==> flow/design.v (excerpt) <==
module division(input clk, input rst, input start, input [31:0] dividendo, divisor,
                output [31:0] cociente, residuo, output done);
reg [31:0] shift_register;
reg [31:0] pre_divisor;
reg [31:0] cont;
reg idle;                       
reg done_r;                     
reg [15:0] resta, pre_cocido, res, cocido;
always @ (posedge clk) begin
  done_r <= 1'b0;
  if (rst) begin
    idle = 1'b1;
  end else if (idle) begin
    if (start) begin
      cont = 32'b0;
      shift_register = {8'b0, dividendo[15:0]};
      pre_cocido = 16'b0;
      pre_divisor = divisor;
      shift_register = shift_register << 1;
      cont = cont + 1'b1;
      idle = 1'b0;
    end
  end else begin
    if (cont < 5'd17) begin
      if (shift_register[31:16] < pre_divisor[15:0]) begin
        pre_cocido = pre_cocido << 1;
      end else begin
        resta = shift_register[31:16] - pre_divisor[15:0];
        pre_cocido = pre_cocido << 1;
        pre_cocido[0] = 1'b1;
        shift_register[31:16] = resta;
      end
      shift_register = shift_register << 1;
      cont = cont + 1'b1;
  ...
For scale: ~480 cells after synthesis, ~130 flip-flops, roughly 6200 um2 of cells after synthesis.
clock: 2.47 ns
lec_check: 0
abc_area: 0
cap_margin: 30
core_margin: 2
core_utilization: 72
cts_cluster_diameter: 233
cts_cluster_size: 15
place_density_lb_addon: 0.3
slew_margin: 20
run.sh (not shown) runs the stock make flow with config.mk's settings and CLKGATE_MAP_FILE=.
The starting point finished with setup timing left.
Then changed:
CTS_CLUSTER_SIZE = 59   (was 15)
PLACE_DENSITY_LB_ADDON = not set   (was 0.3)
SETUP_SLACK_MARGIN = 0.3   (was not set)
=> The new run ran to the end with violations: setup timing. Non-clock buffer count goes up by 24. Power goes down by 0.45%. Cell area goes up by 3.3%. Setup slack gets better by 62 ps. Final cell count goes up by 3.5%.


Setup of sierra:
The RTL this note starts from:
==> flow/design.v <==
module division(input clk, input rst, input start, input [31:0] dividendo, divisor,
                output [31:0] cociente, residuo, output done);
reg [31:0] shift_register;
reg [31:0] pre_divisor;
reg [31:0] cont;
reg idle;                       
reg done_r;                     
reg [15:0] resta, pre_cocido, res, cocido;
always @ (posedge clk) begin
  done_r <= 1'b0;
  if (rst) begin
    idle = 1'b1;
  end else if (idle) begin
    if (start) begin
      cont = 32'b0;
      shift_register = {8'b0, dividendo[15:0]};
      pre_cocido = 16'b0;
      pre_divisor = divisor;
      shift_register = shift_register << 1;
      cont = cont + 1'b1;
      idle = 1'b0;
    end
  end else begin
    if (cont < 5'd17) begin
      if (shift_register[31:16] < pre_divisor[15:0]) begin
        pre_cocido = pre_cocido << 1;
      end else begin
        resta = shift_register[31:16] - pre_divisor[15:0];
        pre_cocido = pre_cocido << 1;
        pre_cocido[0] = 1'b1;
        shift_register[31:16] = resta;
      end
      shift_register = shift_register << 1;
      cont = cont + 1'b1;
    end else begin
      cocido = pre_cocido;
      res = shift_register[31:16]>>1;
      idle = 1'b1;
      done_r <= 1'b1;
    end
  end
end
assign cociente = {16'b0, cocido};
assign residuo = {16'b0, res};
assign done = done_r;
endmodule
==> flow/config.mk <==
export PLATFORM = sky130hd
export DESIGN_NAME = division
export DESIGN_NICKNAME = division
export VERILOG_FILES = /design/flow/design.v
export SDC_FILE = /design/flow/constraint.sdc
export NUM_CORES = 4
export LEC_CHECK = 0
export ABC_AREA = 1
export CAP_MARGIN = 30
export CORE_MARGIN = 2
export CORE_UTILIZATION = 70
export CTS_CLUSTER_DIAMETER = 233
export CTS_CLUSTER_SIZE = 72
export GPL_ROUTABILITY_DRIVEN = 0
export PLACE_DENSITY_LB_ADDON = 0.1
export SLEW_MARGIN = 20
==> flow/constraint.sdc <==
create_clock -name core_clock -period 2.46 [get_ports {clk}]
set_input_delay 0.4920 -clock core_clock [delete_from_list [all_inputs] [get_ports {clk}]]
set_output_delay 0.4920 -clock core_clock [all_outputs]
set_load 0.01 [all_outputs]
Setup changes, sierra to violet
- CTS_CLUSTER_SIZE no longer set, was 72
- PLACE_DENSITY_LB_ADDON no longer set, was 0.1
- ABC_AREA now 0, was 1
[summary]
Completing all stages was not enough for violet: its layout failed the final checks because of setup timing. The lower die area came out of violet. Sequential share of layout area, sierra and violet, higher one = violet. Sort sierra and violet by all-layer global routing usage asc -> top: violet. Via count of violet falls short of that of sierra by more than 10%. Delta(portion of the clock cycle consumed by the worst path in the final layout, violet - sierra) > 0. violet -> sierra: count of maximum capacitance violations flat. On violation count after the first detailed-routing iteration, sierra loses to violet. The post-synthesis to final-layout area growth number comes out higher for violet vs sierra. Compared with sierra, violet shows count of mapped cells out of synthesis lower by 285. [violet] met3 capacity usage during global routing fell 0.67 points relative to sierra. Compared with sierra, violet ends up with less cell area.
### violet -> ember
- SETUP_SLACK_MARGIN: unset -> 0.73
- CORE_UTILIZATION: 70 -> 66
- CTS_CLUSTER_SIZE: unset -> 41
- CTS_CLUSTER_DIAMETER: 233 -> unset
- ABC_AREA: 0 -> unset
- GPL_ROUTABILITY_DRIVEN: 0 -> unset
- CAP_MARGIN: 30 -> 20
Notes after the runs:
- Looking at placed cell count, ember sits about 0.3% higher than violet does.
- NOTE: floorplan core area in ember exceeds that of violet
- Compared with violet, estimated wirelength of the detail-placed design in ember decreased by a little under 10%.
- Sort ember and violet by number of resized instances in the post-cts repair step desc -> top: ember
- FAIL ember @ global routing (5_1_grt): tool exited with error
- Against violet, die area in ember came out worse.
- ember ended with more die span in y than violet.
- Summary: with violet as the reference, row count in ember moved up by a few percent.
- Area after synthesis: violet vs ember identical
For xenon, these inputs were changed with respect to ember:
- ABC_AREA now 1, previously not set
- PLACE_DENSITY now 0.95, previously not set
- SETUP_SLACK_MARGIN now 0.48, was 0.73
- CORE_UTILIZATION now 72, was 66
- CTS_CLUSTER_SIZE now 72, was 41
### Flow results
Status(xenon) = ERROR, stage = global routing (5_1_grt)
Re number of setup buffers added after CTS: ember was higher than xenon.
On area fraction in xor and xnor cells: xenon sits below ember.
[compare] base=ember new=xenon: overall die width rose about 2%, share of cell area taken by muxes after synthesis fell 5.0 points, final weighted congestion in routability-driven placement rose about 8%.
Power is estimated from default activity; no workload was simulated.
